== sierra ==
==> flow/design.v (excerpt) <==
module b8Xb8_s16( 
  input clk,
  input rst_n, 
  input [7:0] in1_0  ,
  input [7:0] in1_1  ,
  input [7:0] in1_2  ,
  input [7:0] in1_3  ,
  input [7:0] in1_4  ,
  input [7:0] in1_5  ,
  input [7:0] in1_6  ,
  input [7:0] in1_7  ,
  input [7:0] in1_8  ,
  input [7:0] in1_9  ,
  input [7:0] in1_10 ,
  input [7:0] in1_11 ,
  input [7:0] in1_12 ,
  input [7:0] in1_13 ,
  input [7:0] in1_14 ,
  input [7:0] in1_15 ,
  input [7:0] in2_0  ,
  input [7:0] in2_1  ,
  input [7:0] in2_2  ,
  input [7:0] in2_3  ,
  input [7:0] in2_4  ,
  input [7:0] in2_5  ,
  input [7:0] in2_6  ,
  input [7:0] in2_7  ,
  input [7:0] in2_8  ,
  input [7:0] in2_9  ,
  input [7:0] in2_10 ,
  input [7:0] in2_11 ,
  input [7:0] in2_12 ,
  input [7:0] in2_13 ,
  input [7:0] in2_14 ,
  input [7:0] in2_15 ,
  output [11:0] out
  );
Size in the first run: roughly 270 flip-flops, roughly 270 I/O pins, roughly 0.045 sq mm of cells after synthesis.
export LEC_CHECK = 0
export CAP_MARGIN = 20
export CORE_MARGIN = 2
export CORE_UTILIZATION = 72
export PLACE_DENSITY = 0.66
export SETUP_SLACK_MARGIN = 0.67
export SLEW_MARGIN = 20
create_clock -name core_clock -period 5.28 [get_ports {clk}]
run.sh (not shown) runs the stock make flow with config.mk's settings and CLKGATE_MAP_FILE=.
Final checks on sierra, whose flow otherwise completed, came back failing, citing setup timing.
--- input diff sierra..nickel ---
- a deleted PLACE_DENSITY that had been 0.66
- a change of CORE_UTILIZATION from 72 to 40
- a deleted SETUP_SLACK_MARGIN that had been 0.67
- a change of the clock period (ns, I/O delays scaled along) from 5.28 to 5.74
Findings:
nickel completed end to end with timing, DRC and antenna clean.
Changes observed in nickel relative to sierra: number of buffers added by the clock tree synthesis step higher; total wire length fell by 4.6%.
Relative to sierra, length in cells of the worst reg-to-reg path has decreased by 4 in nickel.
In nickel the worst setup slack turned out 440 ps higher than in sierra.
Against sierra, number of nets in the layout in nickel fell by a few percent.
| final design instance area without fill | lower: nickel |
Modified inputs, cedar compared to nickel
- swapping 40 for 72 in CORE_UTILIZATION
- putting PLACE_DENSITY_LB_ADDON at 0.26 where nothing was set
- swapping 5.74 for 5.47 in the clock period (ns, I/O delays scaled along)
## What came out
- cedar -> stages 100% | layout checks FAIL | setup timing
- Global-route usage: higher on cedar
- cedar ends up with a accumulated negative setup slack that is 940 ps lower than in nickel.
- nickel has higher x dimension of the die than cedar.
- Changes observed in cedar relative to nickel: fill cell instance count of the final layout went down, area of the synthesized netlist per yosys stat held, required time at the worst-slack endpoint went down by 220 ps.
- On sequential share of layout area, cedar tracks nickel almost exactly.
- Total wire length | cedar above nickel
### cedar -> tundra
- removing PLACE_DENSITY_LB_ADDON (formerly 0.26)
- changing CAP_MARGIN from 20 to 0
- changing the clock period (ns, I/O delays scaled along) from 5.47 to 4.76
--- outcome ---
Although tundra finished all stages, its layout failed final checks on setup timing. tundra against cedar: floorplan core density was more or less identical, area occupied by multi-input gates increased about 1.4%, cell area after layout went up 7.4%. Row wire length of the first global-routing pass: tundra higher / cedar lower. Non-clock buffer count ends up lower on cedar. Going from cedar to tundra, post-route fraction of the period consumed by the critical path grows by 30 points.

========
Starting RTL as in the previous note.
clock: 6.01 ns
lec_check: 0
cap_margin: 35
cell_pad_in_sites_global_placement: 3
core_aspect_ratio: 1.42
core_margin: 8
core_utilization: 34
gpl_timing_driven: 0
hold_slack_margin: 0.28
min_routing_layer: met1
place_density_lb_addon: 0.12
setup_slack_margin: 0.29
slew_margin: 20
The starting point completed without violations.
Then changed:
==> flow/config.mk (replaced) <==
export PLATFORM = sky130hd
export DESIGN_NAME = b8Xb8_s16
export DESIGN_NICKNAME = b8Xb8_s16
export VERILOG_FILES = /design/flow/design.v
export SDC_FILE = /design/flow/constraint.sdc
export NUM_CORES = 4
export LEC_CHECK = 0
export CAP_MARGIN = 20
export CORE_MARGIN = 2
export CORE_UTILIZATION = 17
export SLEW_MARGIN = 20
==> flow/constraint.sdc (replaced) <==
create_clock -name core_clock -period 5.74 [get_ports {clk}]
set_input_delay 1.1480 -clock core_clock [delete_from_list [all_inputs] [get_ports {clk}]]
set_output_delay 1.1480 -clock core_clock [all_outputs]
set_load 0.01 [all_outputs]
Clock-buffer cell count grows by 7.
Via count went up by a few percent.
Setup slack gets worse by 0.34 ns.
Clock skew grows by 0.033 ns.
Then changed:
--- a/flow/config.mk
+++ b/flow/config.mk
@@ -8,4 +8,5 @@
 export CAP_MARGIN = 20
 export CORE_MARGIN = 2
-export CORE_UTILIZATION = 17
+export CORE_UTILIZATION = 58
+export SETUP_SLACK_MARGIN = 1.43
 export SLEW_MARGIN = 20
==> flow/constraint.sdc (replaced) <==
create_clock -name core_clock -period 5.22 [get_ports {clk}]
set_input_delay 1.0440 -clock core_clock [delete_from_list [all_inputs] [get_ports {clk}]]
set_output_delay 1.0440 -clock core_clock [all_outputs]
set_load 0.01 [all_outputs]
Now the flow reached the layout checks and failed them: negative setup slack.
Routed wire length fell by 17%.
Hold slack improved by 0.029 ns.
Sequential share of layout area fell by 0.66 points.

========
## v48
Starting RTL as in the previous note.
clock: 4.84 ns
lec_check: 0
cap_margin: 0
core_margin: 2
core_utilization: 72
max_routing_layer: met4
place_density: 0.67
setup_slack_margin: -0.36
slew_margin: 20
The layout from v48, despite a flow that completed every stage, fails the layout checks, with the failing checks listed as setup timing.
Changes in v18 relative to v48:
- swapping 0 for 35 in CAP_MARGIN
- clearing SETUP_SLACK_MARGIN, which used to be -0.36
- swapping 72 for 70 in CORE_UTILIZATION
[summary]
- Final checks on v18, whose flow otherwise completed, came back failing, citing setup timing.
- The slowest stage cell on the critical path comes out sky130_fd_sc_hd__fa_1 in one run and sky130_fd_sc_hd__fa_2 in the other, namely in v48 and v18 respectively.
- v18 vs. v48: total detailed-routing wirelength shows a reduction of 7.4%; worst setup slack grew by 96 ps; largest net degree at the start of global routing lost 13.
- Relative to v48, v18 improves final period demand of the worst path.
Edits applied to the flow inputs when going from v18 to v10:
- PLACE_DENSITY: 0.67 -> unset
- CAP_MARGIN: 35 -> 5
- SETUP_SLACK_MARGIN: unset -> 1.51
- CORE_UTILIZATION: 70 -> 72
- MAX_ROUTING_LAYER: met4 -> unset
- the clock period (ns, I/O delays scaled along): 4.84 -> 5.22
Findings:
- v10 and v18: no clean run
- The final report for v10 shows a completed flow and a layout that fails verification, specifically setup timing.
- The final report for v18 shows a completed flow and a layout that fails verification, specifically setup timing.
- v10 and v18 ended up with nearly the same post-synthesis adder-cell area fraction.
- Comparing the two runs side by side, v10 comes out ahead of v18 on post-route worst hold slack.
- Compared with v18, in v10 setup slack after layout now smaller, post-detailed-routing wire length rose about 55%.

========
Starting RTL as in the previous note.
export LEC_CHECK = 0
export ABC_AREA = 1
export CAP_MARGIN = 40
export CELL_PAD_IN_SITES_GLOBAL_PLACEMENT = 2
export CORE_MARGIN = 2
export CORE_UTILIZATION = 40
export CTS_CLUSTER_SIZE = 68
export GPL_TIMING_DRIVEN = 0
export HOLD_SLACK_MARGIN = 0.02
export SLEW_MARGIN = 25
create_clock -name core_clock -period 7.5 [get_ports {clk}]
Change:
==> flow/config.mk (replaced) <==
export PLATFORM = sky130hd
export DESIGN_NAME = b8Xb8_s16
export DESIGN_NICKNAME = b8Xb8_s16
export VERILOG_FILES = /design/flow/design.v
export SDC_FILE = /design/flow/constraint.sdc
export NUM_CORES = 4
export LEC_CHECK = 0
export CAP_MARGIN = 5
export CORE_MARGIN = 2
export CORE_UTILIZATION = 67
export SETUP_SLACK_MARGIN = -0.03
export SLEW_MARGIN = 20
==> flow/constraint.sdc (replaced) <==
create_clock -name core_clock -period 5.22 [get_ports {clk}]
set_input_delay 1.0440 -clock core_clock [delete_from_list [all_inputs] [get_ports {clk}]]
set_output_delay 1.0440 -clock core_clock [all_outputs]
set_load 0.01 [all_outputs]
What happened: The new run reached the layout checks and failed them: negative setup slack. Cell area went up by 6.0%. Flip-flop count is unchanged. Routed wire length is lower by 11%. Setup slack loses 2400 ps. Via count is higher by 1.1%. Worst hold slack loses 260 ps. Non-clock buffer count rises by 499. Die area shrinks by 43%.
Change:
--- a/flow/config.mk
+++ b/flow/config.mk
@@ -6,7 +6,7 @@
 export NUM_CORES = 4
 export LEC_CHECK = 0
-export CAP_MARGIN = 5
+export CAP_MARGIN = 20
 export CORE_MARGIN = 2
-export CORE_UTILIZATION = 67
-export SETUP_SLACK_MARGIN = -0.03
+export CORE_UTILIZATION = 66
+export SETUP_SLACK_MARGIN = 1.34
 export SLEW_MARGIN = 20
==> flow/constraint.sdc (replaced) <==
create_clock -name core_clock -period 5.28 [get_ports {clk}]
set_input_delay 1.0560 -clock core_clock [delete_from_list [all_inputs] [get_ports {clk}]]
set_output_delay 1.0560 -clock core_clock [all_outputs]
set_load 0.01 [all_outputs]
Result: The changed run ran to the end with violations: negative setup slack; routed wire length increases by 6.7%; area after synthesis stays the same; global-route usage increases by 0.12 points; worst setup slack got worse by 97 ps; final area increases by 6.5%.
Change:
--- a/flow/config.mk
+++ b/flow/config.mk
@@ -8,5 +8,5 @@
 export CAP_MARGIN = 20
 export CORE_MARGIN = 2
-export CORE_UTILIZATION = 66
-export SETUP_SLACK_MARGIN = 1.34
+export CORE_UTILIZATION = 70
+export CTS_CLUSTER_SIZE = 40
 export SLEW_MARGIN = 20
==> flow/constraint.sdc (replaced) <==
create_clock -name core_clock -period 5.2 [get_ports {clk}]
set_input_delay 1.0400 -clock core_clock [delete_from_list [all_inputs] [get_ports {clk}]]
set_output_delay 1.0400 -clock core_clock [all_outputs]
set_load 0.01 [all_outputs]
Result: The new run ran to the end with violations: negative setup slack; first-iteration DRC count rose by 11%; routed wire length fell by 3.8%; maximum frequency rose by 0.88%; area after synthesis stays the same.
Change:
--- a/flow/config.mk
+++ b/flow/config.mk
@@ -6,7 +6,8 @@
 export NUM_CORES = 4
 export LEC_CHECK = 0
-export CAP_MARGIN = 20
+export CAP_MARGIN = 15
 export CORE_MARGIN = 2
 export CORE_UTILIZATION = 70
 export CTS_CLUSTER_SIZE = 40
+export SETUP_SLACK_MARGIN = 1.25
 export SLEW_MARGIN = 20
==> flow/constraint.sdc (replaced) <==
create_clock -name core_clock -period 4.38 [get_ports {clk}]
set_input_delay 0.8760 -clock core_clock [delete_from_list [all_inputs] [get_ports {clk}]]
set_output_delay 0.8760 -clock core_clock [all_outputs]
set_load 0.01 [all_outputs]
Result: With this change the flow did not get past global routing, error GRT-0228. Area after synthesis stays the same. Synthesized cell count is unchanged. Die size stays the same.
